==> build 44: inputs <==
Design mainModule, start of the top module:
module mainModule(
		input clk, input reset,
		output [31:0] imem_addr, input [31:0] imem_data,
		output wb_alu_we, output [2:0] wb_alu_rd, output [31:0] wb_alu_data,
		output wb_mem_we, output [2:0] wb_mem_rd, output [7:0] wb_mem_data,
		output [3:0] flags
	);
Settings: LEC_CHECK=0, CAP_MARGIN=35, CELL_PAD_IN_SITES_DETAIL_PLACEMENT=2, CELL_PAD_IN_SITES_GLOBAL_PLACEMENT=3, CORE_ASPECT_RATIO=1.07, CORE_MARGIN=2, CORE_UTILIZATION=67, CTS_CLUSTER_DIAMETER=245, CTS_CLUSTER_SIZE=19, GPL_ROUTABILITY_DRIVEN=0, GPL_TIMING_DRIVEN=0, MIN_ROUTING_LAYER=met1, PLACE_DENSITY=0.89, SETUP_SLACK_MARGIN=-0.75, SLEW_MARGIN=20; clock period 10.2 ns.
run.sh (not shown) runs the stock make flow with config.mk's settings and CLKGATE_MAP_FILE=.
==> build 71: changes against build 44 <==
Settings changed: CAP_MARGIN 35 to 20, CELL_PAD_IN_SITES_DETAIL_PLACEMENT 2 to unset, CELL_PAD_IN_SITES_GLOBAL_PLACEMENT 3 to unset, CORE_UTILIZATION 67 to 40, CTS_CLUSTER_DIAMETER 245 to 380, CTS_CLUSTER_SIZE 19 to 13, GPL_ROUTABILITY_DRIVEN 0 to unset, GPL_TIMING_DRIVEN 0 to unset, HOLD_SLACK_MARGIN set to -0.08, MIN_ROUTING_LAYER met1 to unset, PLACE_DENSITY 0.89 to unset, SETUP_SLACK_MARGIN -0.75 to unset.
==> flow/constraint.sdc (replaced) <==
create_clock -name core_clock -period 10.0 [get_ports {clk}]
set_input_delay 2.0000 -clock core_clock [delete_from_list [all_inputs] [get_ports {clk}]]
set_output_delay 2.0000 -clock core_clock [all_outputs]
set_load 0.01 [all_outputs]
==> comparison <==
- Between build 71 and build 44, the lower die size is in build 44 (gap about 70%, measured against build 44).
- Synthesized cell count is the same in build 71 and build 44.
- Synthesized area is the same in build 44 and build 71.
- Build 44 stopped in global placement without I/O (GPL-0301). Build 71 went through all stages and came out clean.

========
==> inputs of v15 <==
mainModule again, from the RTL that the note above started with.
export LEC_CHECK = 0
export CAP_MARGIN = 20
export CORE_MARGIN = 2
export CORE_UTILIZATION = 72
export CTS_CLUSTER_SIZE = 31
export PLACE_DENSITY_LB_ADDON = 0.0
export SETUP_SLACK_MARGIN = 1.7
export SLEW_MARGIN = 20
create_clock -name core_clock -period 5.92 [get_ports {clk}]
==> v38 (differences from v15) <==
Settings changed: CORE_UTILIZATION 72 to 60, CTS_CLUSTER_SIZE 31 to unset, PLACE_DENSITY set to 0.6, PLACE_DENSITY_LB_ADDON 0.0 to unset, SETUP_SLACK_MARGIN 1.7 to unset.
==> flow/constraint.sdc (replaced) <==
create_clock -name core_clock -period 6.5 [get_ports {clk}]
set_input_delay 1.3000 -clock core_clock [delete_from_list [all_inputs] [get_ports {clk}]]
set_output_delay 1.3000 -clock core_clock [all_outputs]
set_load 0.01 [all_outputs]
==> qor summary <==
	v38	v15
Combined buffer and inverter count along the critical path	5	6
Horizontal die dimension	241 um	221 um
Inserted Clock Buffers	69	67
Seq/total area	33.2%	31.8%
Status	complete, no violations	complete, but fails checks
Layout check failures	-	setup timing
Post-layout minimum cycle time	6.35 ns	6.10 ns
Placeable Area	55300 sq um	46500 sq um
Logic area	19200 sq um	20000 sq um
Stage-log warning count	38	39
Worst Max-Slew Pin Slew	1.19 ns	1.19 ns
Met3 Track Usage GR	9.15%	15.4%
Synth-to-Final Area Change	11.3%	16.3%
Per-cell routed wire length	25.2 um	25.7 um
Post-CTS Setup Inserts	0	43
Remaining max-slew budget at the tightest pin	20.4%	20.3%
Floorplan die height	241 um	221 um
Filler-free cell count of the finished design	5086	5081
Met2 routing resource usage after global routing	66.3%	77.0%
Clk_buf instances	94	90
Crit. path cell count	25	27
Fraction of the core area occupied by cells at floorplan	61.0%	72.7%
Post-placement worst setup slack	-0.107 ns	-0.327 ns
Drt first-iter violations	4403	6876
Standard cell area after detailed placement	34900 sq um	35400 sq um
Proportion of final cell area spent on non-clock buffers	6.46%	9.21%
Layout net count	4358	4497

========
==> run a <==
mainModule again, from the RTL that the note above started with.
make LEC_CHECK=0 CAP_MARGIN=0 CELL_PAD_IN_SITES_GLOBAL_PLACEMENT=1 CORE_MARGIN=2 CORE_UTILIZATION=59 CTS_CLUSTER_SIZE=78 GPL_TIMING_DRIVEN=1 MAX_ROUTING_LAYER=met4 PLACE_DENSITY=0.8 SLEW_MARGIN=20 finish   # period 8.06 ns
==> run b: changes against run a <==
==> flow/config.mk (replaced) <==
export PLATFORM = sky130hd
export DESIGN_NAME = mainModule
export DESIGN_NICKNAME = mainModule
export VERILOG_FILES = /design/flow/design.v
export SDC_FILE = /design/flow/constraint.sdc
export NUM_CORES = 4
export LEC_CHECK = 0
export CAP_MARGIN = 20
export CORE_MARGIN = 2
export CORE_UTILIZATION = 70
export CTS_CLUSTER_SIZE = 31
export MAX_ROUTING_LAYER = met4
export SETUP_SLACK_MARGIN = 1.15
export SLEW_MARGIN = 20
==> flow/constraint.sdc (replaced) <==
create_clock -name core_clock -period 4.58 [get_ports {clk}]
set_input_delay 0.9160 -clock core_clock [delete_from_list [all_inputs] [get_ports {clk}]]
set_output_delay 0.9160 -clock core_clock [all_outputs]
set_load 0.01 [all_outputs]
==> notes.org <==
* Implementation run

** Timing
- Across all hold checks on the routed design, the worst slack comes to 0.427 ns.

** Global routing
- Wire length of the first global-routing pass :: 192,000 um
- Number of antenna violations at the first check in global routing :: 2
- Pin count of the biggest net entering global routing :: 100

** Pwr
- Internal :: 6.70 mW
- In this run, power in the clock network comes to 3.16 mW.
- The highest supply drop recorded on VDD is 0.257 mV.

** Critical path
- Crit-path max cell delay :: 0.70 ns
- Startpoint of the most critical setup path :: theIDStage.p2.reg_alu_rn.d2.q$_SDFFE_PP0N_
- Critical path buffer and inverter count :: 1
- The setup check on the worst reg-to-reg path leaves a slack of 0.50 ns.

** Outcome
- The flow ran to the end and the layout has no timing, DRC or antenna violations.

** Worst hold path
- Endpoint of the worst hold-timing path :: theIDStage.flag_register.reg_flag_v.d0.q$_SDFF_PP0_
- STA lists the startpoint of the worst hold path as theMEMStage.p4.reg_flag_v.d0.q$_SDFF_PP0_.

** Clocking
- Post-CTS Setup Repair Bufs :: 0

** Final layout
- After routing the design area is 36,800 um2.
- Counting the fill cells in the layout gives 5,096.

** Drt
- The first detailed-routing pass took 6 iterations.

** Floorplanning
- Placement row count :: 87
the above is filed under run a

==> notes.org <==
* Implementation run

** Outcome
- The run finished, with violations left.
- The reasons given for failing layout checks are negative setup slack.

** Worst hold path
- STA shows the worst min-delay path finishing at theIDStage.flag_register.reg_flag_n.d0.q$_SDFF_PP0_.

** Critical path
- Crit-path max cell delay :: 0.55 ns
- Counting both buffers and inverters, the worst setup path holds a total of 4.

** Timing
- Setup violations remaining at the end of the flow were counted as 28.
- PnR worst setup slack :: -1.63 ns

** Pwr
- IR analysis of the VDD net gives a maximum drop of 0.358 mV.
- Internal :: 13.0 mW

** Final layout
- Final design area excluding fillers :: 41,500 um2
- The layout has 2,592 filler cells.

** Global routing
- Pin count of the biggest net entering global routing :: 120
the above is filed under run b

Power and IR drop assume default switching activity.
